==> inputs of run H <==
## cordic_magphase
module cordic_magphase #(
    parameter integer INPUT_WIDTH      = 16,
    parameter integer INT_WIDTH        = 32,
    parameter integer ITERATIONS       = 32,
    parameter integer GAIN_FRAC_BITS   = 28,
    parameter integer OUTPUT_FRAC_BITS = 14
) (
    input  wire                          clk,
    input  wire                          rst_n,
    input  wire                          start,
    input  wire signed [INPUT_WIDTH-1:0] x_in,
    input  wire signed [INPUT_WIDTH-1:0] y_in,
    output reg                           busy,
    output reg                           done,
    output reg  signed [INT_WIDTH-1:0]   magnitude,
    output reg  signed [INT_WIDTH-1:0]   phase
);
Settings: LEC_CHECK=0, ABC_AREA=1, CAP_MARGIN=20, CELL_PAD_IN_SITES_DETAIL_PLACEMENT=0, CELL_PAD_IN_SITES_GLOBAL_PLACEMENT=0, CORE_ASPECT_RATIO=0.85, CORE_MARGIN=2, CORE_UTILIZATION=72, CTS_CLUSTER_DIAMETER=170, HOLD_SLACK_MARGIN=-0.1, PLACE_DENSITY=0.69, SLEW_MARGIN=20; clock period 5.94 ns.
run.sh (not shown) runs the stock make flow with config.mk's settings and CLKGATE_MAP_FILE=.
==> run X (differences from run H) <==
Settings changed: ABC_AREA 1 to unset, CORE_MARGIN 2 to 4, CORE_UTILIZATION 72 to 54, HOLD_SLACK_MARGIN -0.1 to unset, PLACE_DENSITY 0.69 to unset, PLACE_DENSITY_LB_ADDON set to 0.16.
==> flow/constraint.sdc (replaced) <==
create_clock -name core_clock -period 7.16 [get_ports {clk}]
set_input_delay 1.4320 -clock core_clock [delete_from_list [all_inputs] [get_ports {clk}]]
set_output_delay 1.4320 -clock core_clock [all_outputs]
set_load 0.01 [all_outputs]
==> run E (differences from run H) <==
Settings changed: CELL_PAD_IN_SITES_DETAIL_PLACEMENT 0 to unset, CELL_PAD_IN_SITES_GLOBAL_PLACEMENT 0 to unset, CORE_ASPECT_RATIO 0.85 to unset, CORE_UTILIZATION 72 to 68, CTS_CLUSTER_DIAMETER 170 to 352, CTS_CLUSTER_SIZE set to 100, HOLD_SLACK_MARGIN -0.1 to unset, PLACE_DENSITY 0.69 to unset.
==> flow/constraint.sdc (replaced) <==
create_clock -name core_clock -period 18.8 [get_ports {clk}]
set_input_delay 3.7600 -clock core_clock [delete_from_list [all_inputs] [get_ports {clk}]]
set_output_delay 3.7600 -clock core_clock [all_outputs]
set_load 0.01 [all_outputs]
==> results <==
Result of the run: run E complete, no violations; run H aborted with a tool error; run X finished with violations
Stage where the flow stopped: run E -; run H global routing (5_1_grt); run X -
Violated checks: run E -; run H -; run X setup timing
Levels on crit path: run E 47; run H -; run X 38
Post-layout period usage of the worst path: run E 48.1%; run H -; run X 103%
Terminating pin of the worst hold path: run E magnitude[15]; run H -; run X magnitude[14]
Floorplan die width: run E 223 um; run H 235 um; run X 263 um
Area of the mapped netlist: run E 0.0326 mm2; run H 0.0326 mm2; run X 0.0299 mm2
Delay of the slowest cell on the worst path: run E 0.81 ns; run H -; run X 0.45 ns
Yosys synthesis chip area: run E 0.0326 mm2; run H 0.0326 mm2; run X 0.0299 mm2
Distinct cell type count after synthesis: run E 64; run H 64; run X 115
Worst rel slew slack: run E 24.8%; run H -; run X 24.8%
Stage-log warning count: run E 48; run H -; run X 46
Clock buffers and inverters, area share: run E 1.76%; run H -; run X 1.51%
Critical Setup Path Class: run E flip-flop to flip-flop; run H -; run X flip-flop to flip-flop
Number of sequential cells in the layout: run E 160; run H -; run X 160
Area inside the core boundary: run E 0.0475 mm2; run H 0.0445 mm2; run X 0.0548 mm2
Placed Area: run E 0.0336 mm2; run H 0.0381 mm2; run X 0.0352 mm2

==> 02-20: inputs <==
==> flow/design.v <==
module cordic_magphase #(
    parameter integer INPUT_WIDTH      = 16,
    parameter integer INT_WIDTH        = 32,
    parameter integer ITERATIONS       = 32,
    parameter integer GAIN_FRAC_BITS   = 28,
    parameter integer OUTPUT_FRAC_BITS = 14
) (
    input  wire                          clk,
    input  wire                          rst_n,
    input  wire                          start,
    input  wire signed [INPUT_WIDTH-1:0] x_in,
    input  wire signed [INPUT_WIDTH-1:0] y_in,
    output reg                           busy,
    output reg                           done,
    output reg  signed [INT_WIDTH-1:0]   magnitude,
    output reg  signed [INT_WIDTH-1:0]   phase
);
    localparam IDLE         = 2'd0;
    localparam ITERATE      = 2'd1;
    localparam POST_PROCESS = 2'd2;
    localparam DONE_STATE   = 2'd3;
    reg [1:0] state, state_next;
    reg signed [INT_WIDTH-1:0] x_reg, y_reg, x_next, y_next;
    reg signed [INT_WIDTH-1:0] z_reg, z_next;
    reg [5:0]                  iter_cnt, iter_cnt_next;
    reg signed [1:0] pi_correction, pi_correction_next;  
    localparam [31:0] PI_CONST32    = 32'h3243F6A8;  
    localparam [31:0] TWOPI_CONST32 = 32'h6487ED51;  
    localparam [31:0] K_INV32       = 32'd162600000;
    localparam signed [INT_WIDTH-1:0] PI_CONST    = {{(INT_WIDTH-32){PI_CONST32[31]}}, PI_CONST32};
    localparam signed [INT_WIDTH-1:0] TWOPI_CONST = {{(INT_WIDTH-32){TWOPI_CONST32[31]}}, TWOPI_CONST32};
    localparam signed [INT_WIDTH-1:0] K_INV       = {{(INT_WIDTH-32){K_INV32[31]}}, K_INV32};
    function signed [31:0] atan_lut;
        input [4:0] idx;
        begin
            case (idx)
                4'd0:  atan_lut = 32'sh0C90FDAA;
                4'd1:  atan_lut = 32'sh076B19C1;
                4'd2:  atan_lut = 32'sh03EB6EBF;
                4'd3:  atan_lut = 32'sh01FD5BA9;
                4'd4:  atan_lut = 32'sh00FFAAE0;
                4'd5:  atan_lut = 32'sh007FF55B;
                4'd6:  atan_lut = 32'sh003FFEA8;
                4'd7:  atan_lut = 32'sh001FFFDA;
                4'd8:  atan_lut = 32'sh000FFFEF;
                4'd9:  atan_lut = 32'sh0007FFFF;
                4'd10: atan_lut = 32'sh0003FFFF;
                4'd11: atan_lut = 32'sh0001FFFF;
                4'd12: atan_lut = 32'sh0000FFFF;
                4'd13: atan_lut = 32'sh00007FFF;
                4'd14: atan_lut = 32'sh00003FFF;
                4'd15: atan_lut = 32'sh00001FFF;  
                5'd16: atan_lut = 32'sh00000FFF;  
                5'd17: atan_lut = 32'sh000007FF;  
                5'd18: atan_lut = 32'sh000003FF;  
                5'd19: atan_lut = 32'sh000001FF;  
                5'd20: atan_lut = 32'sh000000FF;  
                5'd21: atan_lut = 32'sh0000007F;  
                5'd22: atan_lut = 32'sh0000003F;  
                5'd23: atan_lut = 32'sh0000001F;  
                5'd24: atan_lut = 32'sh0000000F;  
                5'd25: atan_lut = 32'sh00000007;  
                5'd26: atan_lut = 32'sh00000003;  
                5'd27: atan_lut = 32'sh00000001;  
                default: atan_lut = 32'sh00000000;  
            endcase
        end
    endfunction
    wire signed [47:0] mag_prod = x_reg * K_INV;  
    wire signed [INT_WIDTH-1:0] mag_corr = mag_prod >>> GAIN_FRAC_BITS;
    reg  signed [INT_WIDTH-1:0] phase_tmp;
    always @(posedge clk or negedge rst_n) begin
        if (!rst_n) begin
            state     <= IDLE;
            busy      <= 1'b0;
            done      <= 1'b0;
            x_reg     <= 0;
            y_reg     <= 0;
            z_reg     <= 0;
            iter_cnt  <= 0;
            magnitude <= 0;
            phase     <= 0;
            pi_correction <= 2'sd0;
        end else begin
            state    <= state_next;
            x_reg    <= x_next;
            y_reg    <= y_next;
            z_reg    <= z_next;
            iter_cnt <= iter_cnt_next;
            pi_correction <= pi_correction_next;
            busy     <= (state_next != IDLE) && (state_next != DONE_STATE);
            done     <= (state_next == DONE_STATE);
            if (state_next == DONE_STATE) begin
                magnitude <= ((mag_corr < 0) ? -mag_corr : mag_corr) << OUTPUT_FRAC_BITS;
                case (pi_correction)
                    -2'sd1: phase_tmp = z_next - PI_CONST;
                    2'sd0:  phase_tmp = z_next;
                    default: phase_tmp = z_next + PI_CONST;
                endcase
                if (phase_tmp > PI_CONST)
                    phase_tmp = phase_tmp - TWOPI_CONST;
                else if (phase_tmp < -PI_CONST)
                    phase_tmp = phase_tmp + TWOPI_CONST;
                phase <= phase_tmp;
            end
        end
    end
    always @* begin
        state_next          = state;
        x_next              = x_reg;
        y_next              = y_reg;
        z_next              = z_reg;
        iter_cnt_next       = iter_cnt;
        pi_correction_next  = pi_correction;
        case (state)
            IDLE, DONE_STATE: begin
                if (start) begin
                    x_next = {{(INT_WIDTH-INPUT_WIDTH){x_in[INPUT_WIDTH-1]}}, x_in};
                    y_next = {{(INT_WIDTH-INPUT_WIDTH){y_in[INPUT_WIDTH-1]}}, y_in};
                    if (x_next < 0) begin
                        x_next = -x_next;
                        y_next = -y_next;
                        pi_correction_next = (y_next >= 0) ? 2'sd1 : -2'sd1;
                    end else begin
                        pi_correction_next = 2'sd0;
                    end
                    z_next        = 0;
                    iter_cnt_next = 0;
                    state_next    = ITERATE;
                end else begin
                    state_next    = IDLE;
                end
            end
            ITERATE: begin
                if (iter_cnt < ITERATIONS) begin
                    if (y_reg >= 0) begin
                        x_next = x_reg + (y_reg >>> iter_cnt);
                        y_next = y_reg - (x_reg >>> iter_cnt);
                        z_next = z_reg + atan_lut(iter_cnt[4:0]);
                    end else begin
                        x_next = x_reg - (y_reg >>> iter_cnt);
                        y_next = y_reg + (x_reg >>> iter_cnt);
                        z_next = z_reg - atan_lut(iter_cnt[4:0]);
                    end
                    iter_cnt_next = iter_cnt + 1'b1;
                    if (iter_cnt == ITERATIONS-1)
                        state_next = POST_PROCESS;
                end else begin
                    state_next = POST_PROCESS;
                end
            end
            POST_PROCESS: begin
                state_next = DONE_STATE;
            end
            default: state_next = IDLE;
        endcase
    end
endmodule
==> flow/run.sh <==
#!/bin/bash
# the make line also repeats each setting of config.mk as NAME=value (left out here)
make -C /OpenROAD-flow-scripts/flow DESIGN_CONFIG=/design/flow/config.mk WORK_HOME=/design/flow/orfs CLKGATE_MAP_FILE= finish
==> flow/config.mk <==
export PLATFORM = sky130hd
export DESIGN_NAME = cordic_magphase
export DESIGN_NICKNAME = cordic_magphase
export VERILOG_FILES = /design/flow/design.v
export SDC_FILE = /design/flow/constraint.sdc
export NUM_CORES = 4
export LEC_CHECK = 0
export CAP_MARGIN = 25
export CELL_PAD_IN_SITES_GLOBAL_PLACEMENT = 3
export CORE_MARGIN = 2
export CORE_UTILIZATION = 23
export CTS_CLUSTER_DIAMETER = 243
export CTS_CLUSTER_SIZE = 88
export GPL_TIMING_DRIVEN = 0
export MAX_ROUTING_LAYER = met4
export SLEW_MARGIN = 5
==> flow/constraint.sdc <==
create_clock -name core_clock -period 11.1 [get_ports {clk}]
set_input_delay 2.2200 -clock core_clock [delete_from_list [all_inputs] [get_ports {clk}]]
set_output_delay 2.2200 -clock core_clock [all_outputs]
set_load 0.01 [all_outputs]
==> inputs of 02-22, as changes to 02-20 <==
==> flow/config.mk (replaced) <==
export PLATFORM = sky130hd
export DESIGN_NAME = cordic_magphase
export DESIGN_NICKNAME = cordic_magphase
export VERILOG_FILES = /design/flow/design.v
export SDC_FILE = /design/flow/constraint.sdc
export NUM_CORES = 4
export LEC_CHECK = 0
export CAP_MARGIN = 20
export CORE_MARGIN = 2
export CORE_UTILIZATION = 59
export SETUP_SLACK_MARGIN = 3.75
export SLEW_MARGIN = 20
==> flow/constraint.sdc (replaced) <==
create_clock -name core_clock -period 13.6 [get_ports {clk}]
set_input_delay 2.7200 -clock core_clock [delete_from_list [all_inputs] [get_ports {clk}]]
set_output_delay 2.7200 -clock core_clock [all_outputs]
set_load 0.01 [all_outputs]
==> inputs of 07-08, as changes to 02-20 <==
==> flow/config.mk (replaced) <==
export PLATFORM = sky130hd
export DESIGN_NAME = cordic_magphase
export DESIGN_NICKNAME = cordic_magphase
export VERILOG_FILES = /design/flow/design.v
export SDC_FILE = /design/flow/constraint.sdc
export NUM_CORES = 4
export LEC_CHECK = 0
export CAP_MARGIN = 5
export CELL_PAD_IN_SITES_GLOBAL_PLACEMENT = 3
export CORE_MARGIN = 2
export CORE_UTILIZATION = 40
export CTS_CLUSTER_SIZE = 94
export GPL_TIMING_DRIVEN = 0
export MAX_ROUTING_LAYER = met4
export PLACE_DENSITY_LB_ADDON = 0.1
export SETUP_SLACK_MARGIN = 2.19
export SLEW_MARGIN = 20
export TNS_END_PERCENT = 75
==> flow/constraint.sdc (replaced) <==
create_clock -name core_clock -period 20.0 [get_ports {clk}]
set_input_delay 4.0000 -clock core_clock [delete_from_list [all_inputs] [get_ports {clk}]]
set_output_delay 4.0000 -clock core_clock [all_outputs]
set_load 0.01 [all_outputs]
==> inputs of 07-15, as changes to 02-20 <==
==> flow/config.mk (replaced) <==
export PLATFORM = sky130hd
export DESIGN_NAME = cordic_magphase
export DESIGN_NICKNAME = cordic_magphase
export VERILOG_FILES = /design/flow/design.v
export SDC_FILE = /design/flow/constraint.sdc
export NUM_CORES = 4
export LEC_CHECK = 0
export CAP_MARGIN = 5
export CORE_MARGIN = 2
export CORE_UTILIZATION = 40
export MAX_ROUTING_LAYER = met4
export SETUP_SLACK_MARGIN = 3.97
export SLEW_MARGIN = 20
export TNS_END_PERCENT = 30
==> flow/constraint.sdc (replaced) <==
create_clock -name core_clock -period 20.0 [get_ports {clk}]
set_input_delay 4.0000 -clock core_clock [delete_from_list [all_inputs] [get_ports {clk}]]
set_output_delay 4.0000 -clock core_clock [all_outputs]
set_load 0.01 [all_outputs]
==> reports/results.ini <==
[critical_path]
criticalPathCategory=reg -> reg
r2r-start=iter_cnt[3]
r2r_slack_ps=440
r2r-end=phase[10]

[detailed_routing]
dr_wl_met3_um=5020

[floorplan]
coreArea_um2=129000
dieArea_um2=133000

[placed_design]
gp_congestion=0.963

[layout]
nFillCells=14481
buffers=273

[timing]
fin_skew_ps=22.2

[status]
status=finished clean

the above is filed under 02-20

==> reports/results.ini <==
[timing]
fin_skew_ps=30.4

[critical_path]
r2r_slack_ps=7580
r2r-start=iter_cnt[2]
path_delay_family=buffers and inverters
r2r-end=phase[4]

[layout]
buffers=269
nFillCells=7515

[status]
status=finished clean

[placed_design]
gp_congestion=1.02

[detailed_routing]
dr_wl_met3_um=6350

[floorplan]
coreArea_um2=74200
dieArea_um2=76900

[clock_network]
cts_hold_buf=0

the above is filed under 07-08

==> reports/results.ini <==
[critical_path]
r2r_slack_ps=4290
criticalPathCategory=reg -> reg
r2r-start=iter_cnt[3]

[global_routing]
grt_pass1_wl_um=148000

[status]
status=finished clean

[timing]
slew_headroom_pct=25.4
fin_skew_ps=26.9

[layout]
nFillCells=4481

[floorplan]
dieArea_um2=52400
coreArea_um2=50100

[detailed_routing]
dr_wl_met3_um=6170
routed.top_layer=met4

the above is filed under 02-22

==> reports/results.ini <==
[critical_path]
r2r_slack_ps=10270
r2r-end=phase[4]

[status]
status=finished clean

[timing]
fin_skew_ps=25.0

[layout]
buffers=139
nFillCells=7530

[floorplan]
dieArea_um2=76900

[detailed_routing]
dr_wl_met3_um=3720

[placed_design]
gp_congestion=0.941

the above is filed under 07-15

